==> flow/design.v (excerpt) <==
module Top_convolution(
 input clk,
	input rst,
	input start,
	input en,
	input [12:0] addr,
	output [20:0] out,
	output [20:0] max_pl,
	output reg done,
	output pat_en,
	output [9:0] pat_addr,
	input [7:0] pat_dout,
	output img_en,
	output [17:0] img_addr,
	input [7:0] img_dout,
	output pc_en,
	output pc_we,
	output [9:0] pc_addr,
	output [10:0] pc_din,
	input [10:0] pc_dout,
	output ic_en,
	output ic_we,
	output [17:0] ic_addr,
	output [10:0] ic_din,
	input [10:0] ic_dout,
	output pl_en,
	output pl_we,
	output [12:0] pl_addr,
	output [20:0] pl_din,
	input [20:0] pl_dout
    );
clock: 10.0 ns
lec_check: 0
cap_margin: 20
core_margin: 2
core_utilization: 66
slew_margin: 20
run.sh (not shown) runs the stock make flow with config.mk's settings and CLKGATE_MAP_FILE=.
The starting point completed with no timing, DRC or antenna violations.
Edit:
CAP_MARGIN = 30   (was 20)
CORE_UTILIZATION = 72   (was 66)
CTS_CLUSTER_SIZE = 53   (was not set)
PLACE_DENSITY_LB_ADDON = 0.27   (was not set)
clock period = 7.33 ns   (was 10.0 ns; I/O delays follow)
What happened: With this change the flow finished but failed the layout checks on capacitance limit, slew limit, setup timing. Total power grows by 50%. Worst setup slack got worse by 1800 ps. Via count rose by 27%. Global-route usage came out higher by 11 points. Worst hold slack is better by 23 ps. Count of clock-buffer cells in the layout drops by 10. First-iteration DRC count is higher to 3.0 times its value.

========
Top_convolution again, from the RTL that the note above started with.
export LEC_CHECK = 0
export ABC_AREA = 1
export CAP_MARGIN = 5
export CORE_MARGIN = 2
export CORE_UTILIZATION = 70
export CTS_CLUSTER_DIAMETER = 60
export MAX_ROUTING_LAYER = met4
export SLEW_MARGIN = 30
create_clock -name core_clock -period 5.83 [get_ports {clk}]
The starting point never finished: it broke off in global routing (5_1_grt).
Next try:
--- a/flow/config.mk
+++ b/flow/config.mk
@@ -8,2 +8 @@
-export ABC_AREA = 1
-export CAP_MARGIN = 5
+export CAP_MARGIN = 20
@@ -11,4 +10,3 @@
-export CORE_UTILIZATION = 70
-export CTS_CLUSTER_DIAMETER = 60
-export MAX_ROUTING_LAYER = met4
-export SLEW_MARGIN = 30
+export CORE_UTILIZATION = 61
+export CTS_CLUSTER_SIZE = 49
+export SLEW_MARGIN = 20
==> flow/constraint.sdc (replaced) <==
create_clock -name core_clock -period 7.25 [get_ports {clk}]
set_input_delay 1.4500 -clock core_clock [delete_from_list [all_inputs] [get_ports {clk}]]
set_output_delay 1.4500 -clock core_clock [all_outputs]
set_load 0.01 [all_outputs]
What happened:
- Now the flow produced a layout that fails on negative setup slack
- synthesized area went down by about 3.3%
- die area went up by about 11%
- synthesized cell count went down by 19%
Next try:
--- a/flow/config.mk
+++ b/flow/config.mk
@@ -9,3 +9,2 @@
-export CORE_MARGIN = 2
-export CORE_UTILIZATION = 61
-export CTS_CLUSTER_SIZE = 49
+export CORE_MARGIN = 9
+export CORE_UTILIZATION = 40
@@ -12,0 +12 @@
+export TNS_END_PERCENT = 75
==> flow/constraint.sdc (replaced) <==
create_clock -name core_clock -period 11.0 [get_ports {clk}]
set_input_delay 2.2000 -clock core_clock [delete_from_list [all_inputs] [get_ports {clk}]]
set_output_delay 2.2000 -clock core_clock [all_outputs]
set_load 0.01 [all_outputs]
Result:
- Now the flow finished clean
- design area drops by 11%
- power decreases by 36%
- combinational power falls by 51%
- sequential power decreases by 34%
- cell count went down by 0.59%
- sequential share of layout area climbs by 2.1 points
- hold slack got worse by 0.0033 ns
- clock power fell by 29%
- worst setup slack improves by 1.8 ns
- register-to-register slack gains 2.7 ns
Next try:
--- a/flow/config.mk
+++ b/flow/config.mk
@@ -8,3 +8,3 @@
-export CAP_MARGIN = 20
-export CORE_MARGIN = 9
-export CORE_UTILIZATION = 40
+export CAP_MARGIN = 30
+export CORE_MARGIN = 2
+export CORE_UTILIZATION = 66
@@ -12 +11,0 @@
-export TNS_END_PERCENT = 75
==> flow/constraint.sdc (replaced) <==
create_clock -name core_clock -period 7.33 [get_ports {clk}]
set_input_delay 1.4660 -clock core_clock [delete_from_list [all_inputs] [get_ports {clk}]]
set_output_delay 1.4660 -clock core_clock [all_outputs]
set_load 0.01 [all_outputs]
The changed run ran to the end with violations: negative setup slack.
Hold slack hardly moves.
Cell count is lower slightly.
Area after synthesis is unchanged.
Combinational power increases by well over a third.
First-iteration DRC count increases by well over a third.
Clock skew went up by 0.0047 ns.
Power figures rest on the tool's default switching activity, not on a simulated workload.
